## run 1
==> flow/design.v <==
module pipelined_cordic(
    input Clk, Rst,
    input signed[15:0] x_in, y_in, theta_in,
    output reg signed[15:0] sine_theta,
    output reg signed[15:0] cosine_theta
);
reg signed [15:0] x[0:15], y[0:15], theta[0:15], x_out[0:15], y_out[0:15], theta_out[0:15];
wire signed [15:0] atan_out [0:15];
reg [3:0] stage;  
assign atan_out[0] = 16'b0011001001000100;
assign atan_out[1] = 16'b0001110110101100;
assign atan_out[2] = 16'b0000111110101101;
assign atan_out[3] = 16'b0000011111110101;
assign atan_out[4] = 16'b0000001111111110;
assign atan_out[5] = 16'b0000001000000000;
assign atan_out[6] = 16'b0000000100000000;
assign atan_out[7] = 16'b0000000010000000;
assign atan_out[8] = 16'b0000000001000000;
assign atan_out[9] = 16'b0000000000100000;
assign atan_out[10] = 16'b0000000000010000;
assign atan_out[11] = 16'b0000000000001000;
assign atan_out[12] = 16'b0000000000000100;
assign atan_out[13] = 16'b0000000000000010;
assign atan_out[14] = 16'b0000000000000001;
assign atan_out[15] = 16'b0000000000000000;
genvar i;
generate
    for (i = 0; i < 16; i = i + 1) begin : stages
        always @(posedge Clk or posedge Rst) begin
            if (Rst)
                begin
                    x[i] <= 0;
                    y[i] <= 0;
                    theta[i] <= 0;
                end
            else 
                begin
                    if (i == 0) begin
                        x[i] <= x_in;
                        y[i] <= y_in;
                        theta[i] <= theta_in;
                    end else begin
                        x[i] <= x_out[i-1];
                        y[i] <= y_out[i-1];
                        theta[i] <= theta_out[i-1];
                    end
                end
        end
        always @(*) begin
            if (theta[i][15] == 1) begin
                x_out[i] = x[i] + (y[i] >>> (i));
                y_out[i] = y[i] - (x[i] >>> (i));
                theta_out[i] = theta[i] + atan_out[i];
            end else begin
                x_out[i] = x[i] - (y[i] >>> (i));
                y_out[i] = y[i] + (x[i] >>> (i));
                theta_out[i] = theta[i] - atan_out[i];
            end
        end
    end
endgenerate
always @(posedge Clk or posedge Rst) begin
    if (Rst) begin
        sine_theta <= 0;
        cosine_theta <= 0;
    end else begin
        sine_theta <= y_out[15];  
        cosine_theta <= x_out[15];  
    end
end
endmodule
export LEC_CHECK = 0
export CAP_MARGIN = 0
export CELL_PAD_IN_SITES_DETAIL_PLACEMENT = 1
export CELL_PAD_IN_SITES_GLOBAL_PLACEMENT = 3
export CORE_MARGIN = 10
export CORE_UTILIZATION = 43
export CTS_CLUSTER_DIAMETER = 121
export MAX_ROUTING_LAYER = met4
export PLACE_DENSITY = 0.49
export SLEW_MARGIN = 30
create_clock -name core_clock -period 2.54 [get_ports {Clk}]
run.sh (not shown) runs the stock make flow with config.mk's settings and CLKGATE_MAP_FILE=.
The flow completed for run 1, but it is not clean: the layout still shows negative setup slack.
Here is what was changed in the inputs of run 2 compared with run 1.
Settings: CTS_CLUSTER_DIAMETER no longer set, was 121; CELL_PAD_IN_SITES_DETAIL_PLACEMENT no longer set, was 1; CORE_UTILIZATION now 40, was 43; CELL_PAD_IN_SITES_GLOBAL_PLACEMENT no longer set, was 3; PLACE_DENSITY now 0.6, was 0.49; SLEW_MARGIN now 20, was 30; MAX_ROUTING_LAYER no longer set, was met4; CAP_MARGIN now 20, was 0; CORE_MARGIN now 2, was 10; the clock period (ns, I/O delays scaled along) now 3.96, was 2.54.
The flow did not stop early for run 2: all stages ran, and the layout cleared the timing, DRC and antenna checks.
The die height of run 2 falls short of that of run 1 by about 0.8%.
Relative to run 1, met2 routing resource usage after global routing has decreased by 17 points in run 2.
Clock skew of run 2 is on par with run 1.
On register-to-register slack: between run 1 and run 2, it ends up higher for run 2.
The cell area of run 2 was superior to that of run 1.
Modified inputs, run 3 compared to run 2
Settings: a change of CAP_MARGIN from 20 to 0; an added CTS_CLUSTER_DIAMETER of 394; a change of CORE_UTILIZATION from 40 to 72; an added HOLD_SLACK_MARGIN of 0.28; an added CTS_CLUSTER_SIZE of 99; an added SETUP_SLACK_MARGIN of -0.16; an added CORE_ASPECT_RATIO of 1.35; an added ABC_AREA of 1; a change of the clock period (ns, I/O delays scaled along) from 3.96 to 1.92.
### Flow results
- Run 3 got as far as clock tree synthesis, where a tool error ended the run.
- Looking only at netlist area before placement, and setting everything else aside, the lower value of run 2 and run 3 goes to run 2.
- Taking run 2 as the reference, in run 3 adder-cell share of the synthesized area fell 1.7 points, synthesized net count rose 1,991.
> inputs changed (run 3 -> run 4)
Settings: CTS_CLUSTER_DIAMETER: 394 -> unset; ABC_AREA: 1 -> unset; CORE_ASPECT_RATIO: 1.35 -> unset; CTS_CLUSTER_SIZE: 99 -> unset; CAP_MARGIN: 0 -> 20; PLACE_DENSITY: 0.6 -> 0.67; HOLD_SLACK_MARGIN: 0.28 -> unset; SETUP_SLACK_MARGIN: -0.16 -> -0.17; the clock period (ns, I/O delays scaled along): 1.92 -> 3.07.
--- outcome ---
In run 4 the implementation completed, yet the final layout does not meet the checks, the culprit being negative setup slack.
| synthesized area | higher: run 3 |
Area fraction in mux cells on run 4 is up relative to run 3.
Going from run 3 to run 4, total die size now smaller, average footprint of a synthesized cell higher, yosys synthesis chip area dropped about 9%.
Compared with run 3, in run 4 synthesized cell count shrank by 1,991; global placement routability congestion now sits lower.
Here is what was changed in the inputs of run 5 compared with run 4.
Settings: SETUP_SLACK_MARGIN changed from -0.17 to 0.91; CORE_UTILIZATION changed from 72 to 70; PLACE_DENSITY removed (was 0.67); the clock period (ns, I/O delays scaled along) changed from 3.07 to 3.33.
### Flow results
- Sort run 5 and run 4 by share of the final layout cell area in multi-input gates desc -> top: run 5
- Run 5 vs run 4: cell count up
- Against run 4, run 5 comes in about 70% higher on routed length on met3.
- Run 5 went all the way through synthesis, placement and routing and the layout is clean on timing, DRC and antenna.
